Setup of lane 1:
Design mat_mul, start of the top module:
module mat_mul #
	(
        parameter integer DIM_LOG = 2,     
        parameter integer DIM = 2**DIM_LOG,
        parameter integer SIZE = DIM*DIM,
        parameter integer SIZE_LOG = 2*DIM_LOG,
        parameter integer DATA_WIDTH = 32
    )
    (
		input wire  s00_axi_aclk,
		input wire  s00_axi_aresetn,
		output wire  s00_axis_tready,
		input wire [DATA_WIDTH-1 : 0] s00_axis_tdata,
		input wire  s00_axis_tlast,
        input wire  s00_axis_tvalid,
		output wire  m00_axis_tvalid,
        output wire [DATA_WIDTH-1 : 0] m00_axis_tdata,
        output wire [(DATA_WIDTH/8)-1 : 0] m00_axis_tstrb,
        output wire  m00_axis_tlast,
        input wire  m00_axis_tready,
        input wire sel, 
        input wire start
    );
Size in the first run: roughly 4,400 cells after synthesis, ~78 I/O pins.
clock: 13.2 ns
lec_check: 0
cap_margin: 25
cell_pad_in_sites_detail_placement: 1
core_aspect_ratio: 1.49
core_margin: 5
core_utilization: 64
cts_cluster_size: 84
max_routing_layer: met5
place_density_lb_addon: 0.1
setup_slack_margin: 1.8
slew_margin: 15
run.sh (not shown) runs the stock make flow with config.mk's settings and CLKGATE_MAP_FILE=.
Lane 1 did not stop at any stage, and its layout met the timing, design-rule and antenna checks.
What lane 2 does differently from lane 1 at the input level:
- SLEW_MARGIN changed from 15 to 20
- MAX_ROUTING_LAYER removed (was met5)
- CORE_MARGIN changed from 5 to 2
- CAP_MARGIN changed from 25 to 20
- CORE_UTILIZATION changed from 64 to 72
- PLACE_DENSITY_LB_ADDON removed (was 0.1)
- CORE_ASPECT_RATIO removed (was 1.49)
- SETUP_SLACK_MARGIN changed from 1.8 to -0.44
- CTS_CLUSTER_SIZE changed from 84 to 43
- CELL_PAD_IN_SITES_DETAIL_PLACEMENT removed (was 1)
- the clock period (ns, I/O delays scaled along) changed from 13.2 to 6.41
Results
| lane 2 | all stages done | FAIL | setup timing |. Final cell utilization of the core: lane 2 > lane 1. Looking at share of the cycle needed by the critical path after routing, lane 2 sits 44 points higher than lane 1 does. Higher total routed wirelength goes to lane 2 over lane 1. Lane 2 vs lane 1, capture point of the worst path: mac[30]$_SDFFE_PP0P_ vs mem_R[11][31]$_DFFE_PP_. Comparing sequential share of layout area for lane 2 and lane 1, the bigger number came from lane 1.
What lane 3 does differently from lane 2 at the input level:
- SETUP_SLACK_MARGIN: -0.44 -> unset
- CTS_CLUSTER_SIZE: 43 -> unset
- CORE_UTILIZATION: 72 -> 58
- the clock period (ns, I/O delays scaled along): 6.41 -> 5.43
==> comparison <==
Although lane 3 finished all stages, its layout failed final checks on setup timing.
Diff lane 3..lane 2 | remaining global-route overflow | unchanged
Highest achievable clock rate across lane 2 and lane 3: no real change.
Compare lane 2 and lane 3 | area growth from synthesis to layout lower: lane 2
Note that the post-CTS resize count recorded for lane 2 amounts to 0.72 times the value seen in lane 3.
Core utilization at floorplan for lane 3: 14 points down relative to lane 2


mat_mul again, from the RTL that the note above started with.
export LEC_CHECK = 0
export ABC_AREA = 1
export CAP_MARGIN = 0
export CORE_MARGIN = 2
export CORE_UTILIZATION = 72
export CTS_CLUSTER_DIAMETER = 400
export CTS_CLUSTER_SIZE = 10
export HOLD_SLACK_MARGIN = 0.29
export PLACE_DENSITY = 0.39
export SLEW_MARGIN = 20
export TNS_END_PERCENT = 20
create_clock -name core_clock -period 5.2 [get_ports {s00_axi_aclk}]
The baseline completed, yet does not pass: negative setup slack.
Edit:
- ABC_AREA: 1 -> default
- CAP_MARGIN: 0 -> 20
- CORE_UTILIZATION: 72 -> 40
- CTS_CLUSTER_DIAMETER: 400 -> default
- CTS_CLUSTER_SIZE: 10 -> default
- HOLD_SLACK_MARGIN: 0.29 -> default
- PLACE_DENSITY: 0.39 -> 0.6
- TNS_END_PERCENT: 20 -> default
- clock period: 5.2 -> 9.07 ns (I/O delays scaled with it)
This time the run passed the timing, design-rule and antenna checks.
Via count is lower by 28%.
Count of clock-buffer cells in the layout drops by 15.
Non-clock buffer count came out lower by 277.
Die area increases by about 70%.
Edit:
- ABC_AREA: default -> 1
- CORE_UTILIZATION: 40 -> 72
- CTS_CLUSTER_SIZE: default -> 23
- PLACE_DENSITY: 0.6 -> default
- PLACE_DENSITY_LB_ADDON: default -> 0.06
- clock period: 9.07 -> 5.04 ns (I/O delays scaled with it)
Outcome: With this change the flow reached the layout checks and failed them: negative setup slack; core utilization increases by 37 points; clock-buffer cell count fell by 15; fmax climbs by a quarter to a third.
Edit:
- CTS_CLUSTER_DIAMETER: default -> 400
- CTS_CLUSTER_SIZE: 23 -> default
- PLACE_DENSITY: default -> 0.6
- PLACE_DENSITY_LB_ADDON: 0.06 -> default
- clock period: 5.04 -> 5.2 ns (I/O delays scaled with it)
What happened:
- The new run finished but fails on negative setup slack
- synthesized area is unchanged
- sequential cell count does not change
- register-to-register slack degrades by 40 ps


Setup of onyx:
The RTL this note starts from:
==> flow/design.v <==
`timescale 1ns / 1ps
module mat_mul #
	(
        parameter integer DIM_LOG = 2,     
        parameter integer DIM = 2**DIM_LOG,
        parameter integer SIZE = DIM*DIM,
        parameter integer SIZE_LOG = 2*DIM_LOG,
        parameter integer DATA_WIDTH = 32
    )
    (
		input wire  s00_axi_aclk,
		input wire  s00_axi_aresetn,
		output wire  s00_axis_tready,
		input wire [DATA_WIDTH-1 : 0] s00_axis_tdata,
		input wire  s00_axis_tlast,
        input wire  s00_axis_tvalid,
		output wire  m00_axis_tvalid,
        output wire [DATA_WIDTH-1 : 0] m00_axis_tdata,
        output wire [(DATA_WIDTH/8)-1 : 0] m00_axis_tstrb,
        output wire  m00_axis_tlast,
        input wire  m00_axis_tready,
        input wire sel, 
        input wire start
    );
	reg busy;               
	reg item_done;          
	reg matrix_done;        
	reg start_transfer;     
	reg transfer;           
	reg last_transfer;      
	reg mac_enable;         
    reg [DATA_WIDTH-1 : 0] mem_A [0 : SIZE-1];  
    reg [DATA_WIDTH-1 : 0] mem_B [0 : SIZE-1];  
    reg [DATA_WIDTH-1 : 0] mem_R [0 : SIZE-1];  
    reg [DATA_WIDTH-1 : 0] mat_A;    
    reg [DATA_WIDTH-1 : 0] mat_B;    
    reg [DATA_WIDTH-1 : 0] mat_R;    
    reg [SIZE_LOG-1 : 0] addr_stream_in;     
    reg [SIZE_LOG-1 : 0] addr_stream_out;    
    wire [SIZE_LOG-1 : 0] addr_A;    
    wire [SIZE_LOG-1 : 0] addr_B;    
    reg [SIZE_LOG-1 : 0] addr_R;     
    reg [DIM_LOG-1 : 0] row_cnt;     
    reg [DIM_LOG-1 : 0] col_cnt;     
    reg [DIM_LOG-1 : 0] tmp_cnt;     
    wire [DATA_WIDTH-1 : 0] mad;     
    reg [DATA_WIDTH-1 : 0] mac;      
    assign s00_axis_tready = !busy  && s00_axis_tvalid ;  
    always @ (posedge s00_axi_aclk) begin
        if (!s00_axi_aresetn || s00_axis_tlast)
            addr_stream_in <= 0;
        else if (s00_axis_tready)  
            addr_stream_in <= addr_stream_in+1 ;  
    end
    always @ (posedge s00_axi_aclk) begin 
        if (s00_axis_tvalid && !sel && s00_axis_tready)  
            mem_A [addr_stream_in] <= s00_axis_tdata;
        if (busy)  
            mat_A <= mem_A [addr_A];
    end
    always @ (posedge s00_axi_aclk) begin
        if (s00_axis_tvalid && sel && s00_axis_tready)  
            mem_B [addr_stream_in] <= s00_axis_tdata;
        if (busy)  
            mat_B <= mem_B [addr_B];
    end
    assign m00_axis_tstrb = 4'hf;    
    assign m00_axis_tdata = mat_R;   
    assign m00_axis_tlast = last_transfer;   
    assign m00_axis_tvalid =  transfer; 
    always @ (posedge s00_axi_aclk) begin
        if (!s00_axi_aresetn || matrix_done)  
            addr_stream_out <= 0;
        else if ((m00_axis_tready && transfer  || start_transfer  ))  
            addr_stream_out <=   addr_stream_out + 1;  
    end
    always @ (posedge s00_axi_aclk) begin
        if (!s00_axi_aresetn)
            start_transfer <= 0;
        else
            start_transfer <= matrix_done; 
    end
    always @ (posedge s00_axi_aclk) begin
        if (!s00_axi_aresetn || (m00_axis_tlast && m00_axis_tvalid && m00_axis_tready))  
            transfer <= 0;
        else if (start_transfer)  
            transfer <= 1; 
    end
    always @ (posedge s00_axi_aclk) begin
        if (!s00_axi_aresetn)
            last_transfer <= 0;
        else if (m00_axis_tready && transfer || start_transfer)
            last_transfer <= (addr_stream_out == SIZE-1); 
    end
    always @ (posedge s00_axi_aclk) begin
        if (item_done)  
            mem_R [addr_R] <= mad ;  
        if (m00_axis_tready && transfer || start_transfer)  
            mat_R <= mem_R [addr_stream_out];
    end
    always @ (posedge s00_axi_aclk) begin
        if (!s00_axi_aresetn || matrix_done ) 
            busy <= 0;
        else if (start )  
            busy <= 1'b1;
    end
    always @ (posedge s00_axi_aclk) begin
        if (!s00_axi_aresetn)
            item_done <= 0;
        else
            item_done <= (tmp_cnt==DIM-1 && busy) ;  
    end
    always @ (posedge s00_axi_aclk) begin
        if (!s00_axi_aresetn)
            matrix_done <= 0;
        else
            matrix_done <= (row_cnt == DIM-1) && (col_cnt == DIM-1) && (tmp_cnt==DIM-1) ;  
    end
    always @ (posedge s00_axi_aclk) begin
        if (!s00_axi_aresetn || start || tmp_cnt == DIM)  
            tmp_cnt <= 0;
        else if (busy && !matrix_done)  
            tmp_cnt <= tmp_cnt + 1;
    end
    always @ (posedge s00_axi_aclk) begin
        if (!s00_axi_aresetn || start || col_cnt==DIM)  
            col_cnt <= 0;
        else if (busy && tmp_cnt==DIM-1)  
            col_cnt <= col_cnt + 1;
    end
    always @ (posedge s00_axi_aclk) begin
        if (!s00_axi_aresetn || start || row_cnt==DIM)  
            row_cnt <= 0;
        else if (busy && col_cnt == DIM-1 && tmp_cnt==DIM-1)  
            row_cnt <= row_cnt + 1;
    end
    assign addr_A = row_cnt * (DIM) + tmp_cnt;  
    assign addr_B = tmp_cnt * (DIM) + col_cnt;
    always @ (posedge s00_axi_aclk) begin
        if (!s00_axi_aresetn || start)
            addr_R <= 0;
        else if (busy && item_done)  
            addr_R <= addr_R + 1 ;  
    end
    assign mad = mat_A * mat_B + mac;
    always @ (posedge s00_axi_aclk) begin
       if (!s00_axi_aresetn || tmp_cnt==0 )  
           mac <= 0;
       else if (mac_enable)
           mac <= mad ;  
    end
    always @ (posedge s00_axi_aclk) begin
       if (!s00_axi_aresetn)
           mac_enable <= 0;
       else if (busy)
           mac_enable <= 1;  
    end
endmodule
clock: 10.0 ns
lec_check: 0
cap_margin: 20
cell_pad_in_sites_detail_placement: 1
core_margin: 2
core_utilization: 26
place_density: 0.6
slew_margin: 0
Edits applied to the flow inputs when going from onyx to violet:
Settings: swapping 0 for 20 in SLEW_MARGIN; swapping 26 for 69 in CORE_UTILIZATION; clearing CELL_PAD_IN_SITES_DETAIL_PLACEMENT, which used to be 1; putting CTS_CLUSTER_SIZE at 40 where nothing was set; swapping 10.0 for 6.5 in the clock period (ns, I/O delays scaled along).
### Flow results
violet: complete, dirty (setup timing). onyx completed; timing, DRC and antenna clean. In the route summary, violet ends up with a via count exceeding that of onyx. sky130_fd_sc_hd__edfxtp_1 as the worst-path cell with the longest stage delay was reported by onyx, and sky130_fd_sc_hd__fa_1 by violet. Summary of violet over onyx: inserted tap cell count went down, area growth from synthesis to layout decreased 1.0 points. Worst setup slack was higher in onyx than in violet.
Edits applied to the flow inputs when going from violet to harbor:
Settings: clearing CTS_CLUSTER_SIZE, which used to be 40; swapping 69 for 9 in CORE_UTILIZATION; swapping 6.5 for 15.7 in the clock period (ns, I/O delays scaled along).
[summary]
The final layout from harbor, which completed every stage, passed the timing, design-rule and antenna checks at the end of the flow.
Area occupied by registers delta (harbor -> violet): insignificant
Setup total negative slack for harbor: 131,930 ps up relative to violet
violet tops out at a higher clock frequency than harbor.
The inputs of raven differ from those of harbor as listed below.
Settings: CORE_UTILIZATION: 9 -> 40; the clock period (ns, I/O delays scaled along): 15.7 -> 6.12.
[summary]
- Of harbor and raven, just one finished clean: harbor.
- Status raven: flow complete, layout not clean - setup timing
- In raven, the CTS buffer count came out 16 above the value in harbor.
- Looking at global router's overall resource usage, raven sits 15 points higher than harbor does.
- Looking at arrival time of data at the critical path endpoint across harbor and raven, the one that comes out lower is raven.
